red:
// bf16_unit
module bf16_unit
# (parameter G = 6) (
    input  clk,
    input  reset,
    input  [15:0] in1,
    input  [15:0] in2,
    input  [15:0] in3,
    input  [15:0] in4,
    input  [15:0] in5,
    input  [15:0] in6,
    input  [15:0] in7,
    input  [15:0] in8,
    input  [15:0] in9,
    input  [15:0] in10,
    input  [15:0] in11,
    input  [15:0] in12,
    input  [15:0] in13,
    input  [15:0] in14,
    input  [15:0] in15,
    input  [15:0] in16,
    input  [15:0] in17,
    input  [15:0] in18,
    input  [4:0] funct5,
    output wire [15:0] result
);
Size in the first run: roughly 3200 flip-flops, roughly 310 I/O pins.
clock: 4.26 ns
lec_check: 0
cap_margin: 15
core_margin: 2
core_utilization: 72
cts_cluster_diameter: 374
cts_cluster_size: 10
hold_slack_margin: -0.08
place_density: 0.6
setup_slack_margin: 0.86
slew_margin: 20
run.sh (not shown) runs the stock make flow with config.mk's settings and CLKGATE_MAP_FILE=.
What the final checks of red revealed, after a flow that finished every stage, was a layout that fails on setup timing.
diff inputs: red => blue
Settings: removing CTS_CLUSTER_DIAMETER (formerly 374); changing CTS_CLUSTER_SIZE from 10 to 14; removing HOLD_SLACK_MARGIN (formerly -0.08); removing SETUP_SLACK_MARGIN (formerly 0.86); changing CAP_MARGIN from 15 to 20; changing the clock period (ns, I/O delays scaled along) from 4.26 to 5.1.
Notes after the runs:
blue -> stages 100% | layout checks FAIL | setup timing. The run showing the smaller worst path buffer plus inverter count is blue. blue against red; via count is down by a few percent. blue ends up with a global placer's final weighted congestion that is about 2.5% higher than in red. Clock-buffer cell count for blue: 69 up relative to red. Relative to red, final cell utilization of the core has gone down in blue. red -> blue: floorplan net count delta 0, exact match. Delta(final wirelength, blue - red) < 0. The worst setup slack number comes out higher for blue vs red.
> inputs changed (blue -> green)
Settings: CTS_CLUSTER_SIZE: 14 -> unset; CTS_CLUSTER_DIAMETER: unset -> 260; the clock period (ns, I/O delays scaled along): 5.1 -> 6.18.
### Flow results
green | stages: all done | timing, DRC, antenna: all pass. Ratio of final minimum period to clock period | green below blue. Per the comparison of green with blue, clock skew dropped 0.031 ns, data arrival at the endpoint of the critical path has increased, routing usage on met3 lost 0.34 points. Comparing blue against green, there is no change at all in summed instance area of the synthesized netlist. Die area: green vs blue, no meaningful difference. green vs blue: routed wire length down slightly. Against blue, non-clock buffer count in the final layout in green fell by more than 10%.

---

== main ==
bf16_unit again, from the RTL that the note above started with.
export LEC_CHECK = 0
export ABC_AREA = 1
export CAP_MARGIN = 35
export CELL_PAD_IN_SITES_DETAIL_PLACEMENT = 2
export CORE_ASPECT_RATIO = 0.67
export CORE_MARGIN = 9
export CORE_UTILIZATION = 23
export CTS_CLUSTER_SIZE = 26
export GPL_ROUTABILITY_DRIVEN = 0
export HOLD_SLACK_MARGIN = 0.25
export MIN_ROUTING_LAYER = met2
export PLACE_DENSITY = 0.6
export SETUP_SLACK_MARGIN = 1.85
export SLEW_MARGIN = 20
export TNS_END_PERCENT = 70
create_clock -name core_clock -period 9.0 [get_ports {clk}]
main: GRT-0116 in global routing -> run aborted
The inputs of the feature branch differ from those of main as listed below.
==> flow/config.mk <==
export PLATFORM = sky130hd
export DESIGN_NAME = bf16_unit
export DESIGN_NICKNAME = bf16_unit
export VERILOG_FILES = /design/flow/design.v
export SDC_FILE = /design/flow/constraint.sdc
export NUM_CORES = 4
export LEC_CHECK = 0
export CAP_MARGIN = 15
export CORE_MARGIN = 2
export CORE_UTILIZATION = 72
export PLACE_DENSITY = 0.6
export SLEW_MARGIN = 20
==> flow/constraint.sdc <==
create_clock -name core_clock -period 5.24 [get_ports {clk}]
set_input_delay 1.0480 -clock core_clock [delete_from_list [all_inputs] [get_ports {clk}]]
set_output_delay 1.0480 -clock core_clock [all_outputs]
set_load 0.01 [all_outputs]
==> comparison <==
- The feature branch vs. main: area share of xor/xnor cells in the synthesized design went up by 3.0 points.
- The final report for the feature branch shows a completed flow and a layout that fails verification, specifically setup timing.
- Higher number of cells in the design after placement was reported by main, not the feature branch.
- Compared with main, in the feature branch count of cells resized by post-cts repair higher, count of cell types in the netlist higher.
- Taking the feature branch as 1.0, main lands at 2.2 on floorplan die width.
- The feature branch against main; synthesized cell area is down by a few percent.

---

Starting RTL as in the previous note.
Design bf16_unit, start of the top module:
module bf16_unit
# (parameter G = 6) (
    input  clk,
    input  reset,
    input  [15:0] in1,
    input  [15:0] in2,
    input  [15:0] in3,
    input  [15:0] in4,
    input  [15:0] in5,
    input  [15:0] in6,
    input  [15:0] in7,
    input  [15:0] in8,
    input  [15:0] in9,
    input  [15:0] in10,
    input  [15:0] in11,
    input  [15:0] in12,
    input  [15:0] in13,
    input  [15:0] in14,
    input  [15:0] in15,
    input  [15:0] in16,
    input  [15:0] in17,
    input  [15:0] in18,
    input  [4:0] funct5,
    output wire [15:0] result
);
    reg [4:0] p1_funct5;
    reg [4:0] p2_funct5;
    reg [4:0] p3_funct5;
    reg [4:0] p4_funct5;
    reg [4:0] p5_funct5;
    reg [4:0] p6_funct5;
    reg [4:0] p7_funct5;
    reg [4:0] p8_funct5;
    reg [4:0] p9_funct5;
    reg [4:0] p10_funct5;
    reg [4:0] p11_funct5;
    reg [4:0] p12_funct5;
    reg [4:0] p13_funct5;
    reg [4:0] p14_funct5;
    reg [4:0] p15_funct5;
    reg [15:0] p1_in1;
    reg [15:0] p1_in2;
    reg [15:0] p1_in3;
    reg [15:0] p2_in1;
    reg [15:0] p2_in2;
    reg [15:0] p2_in3;
    reg [15:0] p3_in1;
    reg [15:0] p3_in2;
    reg [15:0] p3_in3;
    reg [15:0] p4_in1;
    reg [15:0] p4_in2;
    reg [15:0] p4_in3;
    reg [15:0] p5_in1;
    reg [15:0] p5_in2;
    reg [15:0] p5_in3;
    reg [15:0] p6_in1;
    reg [15:0] p6_in2;
    reg [15:0] p6_in3;
    reg [15:0] p7_in1;
    reg [15:0] p7_in2;
    reg [15:0] p7_in3; 
    reg [15:0] p8_in1;
    reg [15:0] p8_in2;
    reg [15:0] p8_in3; 
    reg [15:0] p9_in1;
    reg [15:0] p9_in2;
    reg [15:0] p9_in3; 
  ...
export LEC_CHECK = 0
export ABC_AREA = 0
export CAP_MARGIN = 20
export CORE_ASPECT_RATIO = 0.52
export CORE_MARGIN = 2
export CORE_UTILIZATION = 61
export CTS_CLUSTER_DIAMETER = 224
export CTS_CLUSTER_SIZE = 26
export GPL_ROUTABILITY_DRIVEN = 1
export HOLD_SLACK_MARGIN = 0.18
export SETUP_SLACK_MARGIN = 1.73
export SLEW_MARGIN = 5
create_clock -name core_clock -period 5.84 [get_ports {clk}]
The starting point completed with no timing, DRC or antenna violations.
Edit:
- CORE_UTILIZATION: 61 -> 72
- CTS_CLUSTER_DIAMETER: 224 -> 80
- CTS_CLUSTER_SIZE: 26 -> not set
- HOLD_SLACK_MARGIN: 0.18 -> not set
- SETUP_SLACK_MARGIN: 1.73 -> 0.66
- SLEW_MARGIN: 5 -> 20
- clock period: 5.84 -> 5.15 ns (I/O delays scaled with it)
The new run completed, yet does not pass: negative setup slack; cell count goes down slightly; hold slack gets worse by 0.0090 ns; sequential power goes up by roughly a tenth.
Edit:
- ABC_AREA: 0 -> 1
- CORE_UTILIZATION: 72 -> 42
- CTS_CLUSTER_SIZE: not set -> 26
- HOLD_SLACK_MARGIN: not set -> 0.18
- PLACE_DENSITY: not set -> 0.4
- SETUP_SLACK_MARGIN: 0.66 -> not set
- clock period: 5.15 -> 5.84 ns (I/O delays scaled with it)
Result: The new run finished clean; register-to-register slack improved by 0.33 ns; sequential share of layout area goes down by 1.2 points; total power goes up by 12%; critical path depth goes up by 8; final area goes up by 3.3%; core utilization goes down by 35 points; routed wire length goes up by 23%; via count goes up by 15%.
Edit:
- ABC_AREA: 1 -> not set
- CORE_ASPECT_RATIO: 0.52 -> not set
- CORE_UTILIZATION: 42 -> 70
- CTS_CLUSTER_DIAMETER: 80 -> not set
- CTS_CLUSTER_SIZE: 26 -> not set
- GPL_ROUTABILITY_DRIVEN: 1 -> not set
- HOLD_SLACK_MARGIN: 0.18 -> not set
- PLACE_DENSITY: 0.4 -> 0.6
- clock period: 5.84 -> 6.24 ns (I/O delays scaled with it)
Result: The changed run went through all stages and came out clean; worst setup slack degrades by 0.034 ns; combinational power went down by 73%; non-clock buffer count went down by 52; count of clock-buffer cells in the layout rises by 275; flip-flop count does not change; global-route usage increases by 7.9 points.
Edit:
- CORE_UTILIZATION: 70 -> 45
- clock period: 6.24 -> 7.67 ns (I/O delays scaled with it)
Result:
- The new run completed without violations
- total power came out lower by about a fifth
- global-route usage came out lower by 12 points
- sequential power falls by about a fifth
- count of clock-buffer cells in the layout came out higher by 16
- synthesized area stays the same
- routed wire length stays flat
Edit:
- CORE_UTILIZATION: 45 -> 71
- CTS_CLUSTER_SIZE: not set -> 14
- PLACE_DENSITY: 0.6 -> not set
- clock period: 7.67 -> 5.92 ns (I/O delays scaled with it)
Outcome: The changed run produced a clean layout; non-clock buffer count goes up by 20; setup slack got worse by 0.32 ns; sequential cell count does not change; hold slack gets worse by 0.019 ns; cell area is lower by 1.7%; core utilization rises by 28 points; sequential share of layout area goes up by 0.60 points; combinational power rose by 31%; via count grows by 3.3%; die area decreases by 36%; clock-buffer cell count is lower by 26.
Power figures rest on the tool's default switching activity, not on a simulated workload.
